==> flow/design.v (excerpt) <==
module HandwashSensor(
    input clk,
    input reset,
    input acceptLeftHandDistance,
    input [15:0] leftHandDistance,
    input acceptLeftHandGain,
    input [7:0] leftHandGain,
    input acceptRightHandDistance,
    input [15:0] rightHandDistance,
    input acceptRightHandGain,
    input [7:0] rightHandGain,
    output waterOn
);
reg [15:0] leftHandDistanceHeld;
 always@(posedge clk)  begin
     if(reset)
         leftHandDistanceHeld <= 0;
     else if(acceptLeftHandDistance)
         leftHandDistanceHeld <= leftHandDistance;
     else
         leftHandDistanceHeld <= leftHandDistanceHeld;
 end
reg [7:0] leftHandGainHeld;
 always@(posedge clk)  begin
     if(reset)
         leftHandGainHeld <= 0;
     else if(acceptLeftHandGain)
         leftHandGainHeld <= leftHandGain;
     else
         leftHandGainHeld <= leftHandGainHeld;
 end
reg [15:0] rightHandDistanceHeld;
 always@(posedge clk)  begin
     if(reset)
         rightHandDistanceHeld <= 0;
     else if(acceptRightHandDistance)
         rightHandDistanceHeld <= rightHandDistance;
     else
         rightHandDistanceHeld <= rightHandDistanceHeld;
 end
reg [7:0] rightHandGainHeld;
 always@(posedge clk)  begin
     if(reset)
         rightHandGainHeld <= 0;
     else if(acceptRightHandGain)
         rightHandGainHeld <= rightHandGain;
     else
         rightHandGainHeld <= rightHandGainHeld;
 end
wire [15:0] leftHand;
 wire [23:0] leftHandDistanceHeld_Mult_leftHandGainHeld;
 DSP48_AxB dsp_leftHandDistanceHeld_Mult_leftHandGainHeld(
     .CLK(clk),
     .A({ {9{1'b0}}, leftHandDistanceHeld}),
     .B({ {10{1'b0}}, leftHandGainHeld}),
     .P(leftHandDistanceHeld_Mult_leftHandGainHeld)
 );
 reg [16:0] leftHandDistanceHeld_Mult_leftHandGainHeld_ShiftR_7;
 always@(posedge clk) begin
     if(reset)
         leftHandDistanceHeld_Mult_leftHandGainHeld_ShiftR_7 <= 0;
     else
         leftHandDistanceHeld_Mult_leftHandGainHeld_ShiftR_7 <= leftHandDistanceHeld_Mult_leftHandGainHeld >> 7;
 end
 assign leftHand = leftHandDistanceHeld_Mult_leftHandGainHeld_ShiftR_7;
wire [15:0] rightHand;
 wire [23:0] rightHandDistanceHeld_Mult_rightHandGainHeld;
  ...
make LEC_CHECK=0 ABC_AREA=0 CAP_MARGIN=0 CORE_MARGIN=2 CORE_UTILIZATION=72 CTS_CLUSTER_DIAMETER=364 CTS_CLUSTER_SIZE=97 PLACE_DENSITY=0.41 SETUP_SLACK_MARGIN=-0.35 SLEW_MARGIN=20 TNS_END_PERCENT=10 finish   # period 3.5 ns
run.sh (not shown) runs the stock make flow with config.mk's settings and CLKGATE_MAP_FILE=.
The first run ended with an error in global routing with GRT-0232.
Next try:
ABC_AREA = unset   (was 0)
CAP_MARGIN = 20   (was 0)
CORE_ASPECT_RATIO = 0.5   (was unset)
CORE_UTILIZATION = 59   (was 72)
CTS_CLUSTER_DIAMETER = unset   (was 364)
CTS_CLUSTER_SIZE = unset   (was 97)
PLACE_DENSITY = unset   (was 0.41)
SETUP_SLACK_MARGIN = unset   (was -0.35)
TNS_END_PERCENT = unset   (was 10)
clock period = 7.0 ns   (was 3.5 ns; I/O delays follow)
- The new run ran to the end with no violations
- synthesized cell count stays the same
- synthesized area is unchanged
- die area goes up by 22%

* * *

Starting RTL as in the previous note.
==> flow/config.mk <==
export PLATFORM = sky130hd
export DESIGN_NAME = HandwashSensor
export DESIGN_NICKNAME = HandwashSensor
export VERILOG_FILES = /design/flow/design.v
export SDC_FILE = /design/flow/constraint.sdc
export NUM_CORES = 4
export LEC_CHECK = 0
export ABC_AREA = 1
export CAP_MARGIN = 35
export CORE_ASPECT_RATIO = 0.5
export CORE_MARGIN = 7
export CORE_UTILIZATION = 35
export CTS_CLUSTER_DIAMETER = 170
export CTS_CLUSTER_SIZE = 91
export GPL_ROUTABILITY_DRIVEN = 0
export GPL_TIMING_DRIVEN = 1
export MAX_ROUTING_LAYER = met5
export PLACE_DENSITY_LB_ADDON = 0.08
export SETUP_SLACK_MARGIN = -0.35
export SLEW_MARGIN = 0
export TNS_END_PERCENT = 20
==> flow/constraint.sdc <==
create_clock -name core_clock -period 5.46 [get_ports {clk}]
set_input_delay 1.0920 -clock core_clock [delete_from_list [all_inputs] [get_ports {clk}]]
set_output_delay 1.0920 -clock core_clock [all_outputs]
set_load 0.01 [all_outputs]
Next try:
- ABC_AREA: 1 -> default
- CORE_ASPECT_RATIO: 0.5 -> 0.76
- CORE_MARGIN: 7 -> 2
- CORE_UTILIZATION: 35 -> 72
- CTS_CLUSTER_DIAMETER: 170 -> 47
- CTS_CLUSTER_SIZE: 91 -> 78
- GPL_ROUTABILITY_DRIVEN: 0 -> 1
- PLACE_DENSITY: default -> 0.66
- PLACE_DENSITY_LB_ADDON: 0.08 -> default
- SLEW_MARGIN: 0 -> 30
- clock period: 5.46 -> 4.51 ns (I/O delays scaled with it)
The changed run completed and failed the layout checks on negative setup slack.
Worst setup slack degrades by 730 ps.
Global-route usage increases by 19 points.
Via count goes down by 10%.
Synthesized cell count drops by 28%.
Routed wire length goes down by 11%.
Core utilization goes up by 49 points.
Clock-buffer cell count went up by 1.
Total power is higher by 9.0%.
Non-clock buffer count is higher by 118.
Die size drops by 59%.
No activity file was given, so power comes from the tool's default toggle rates.
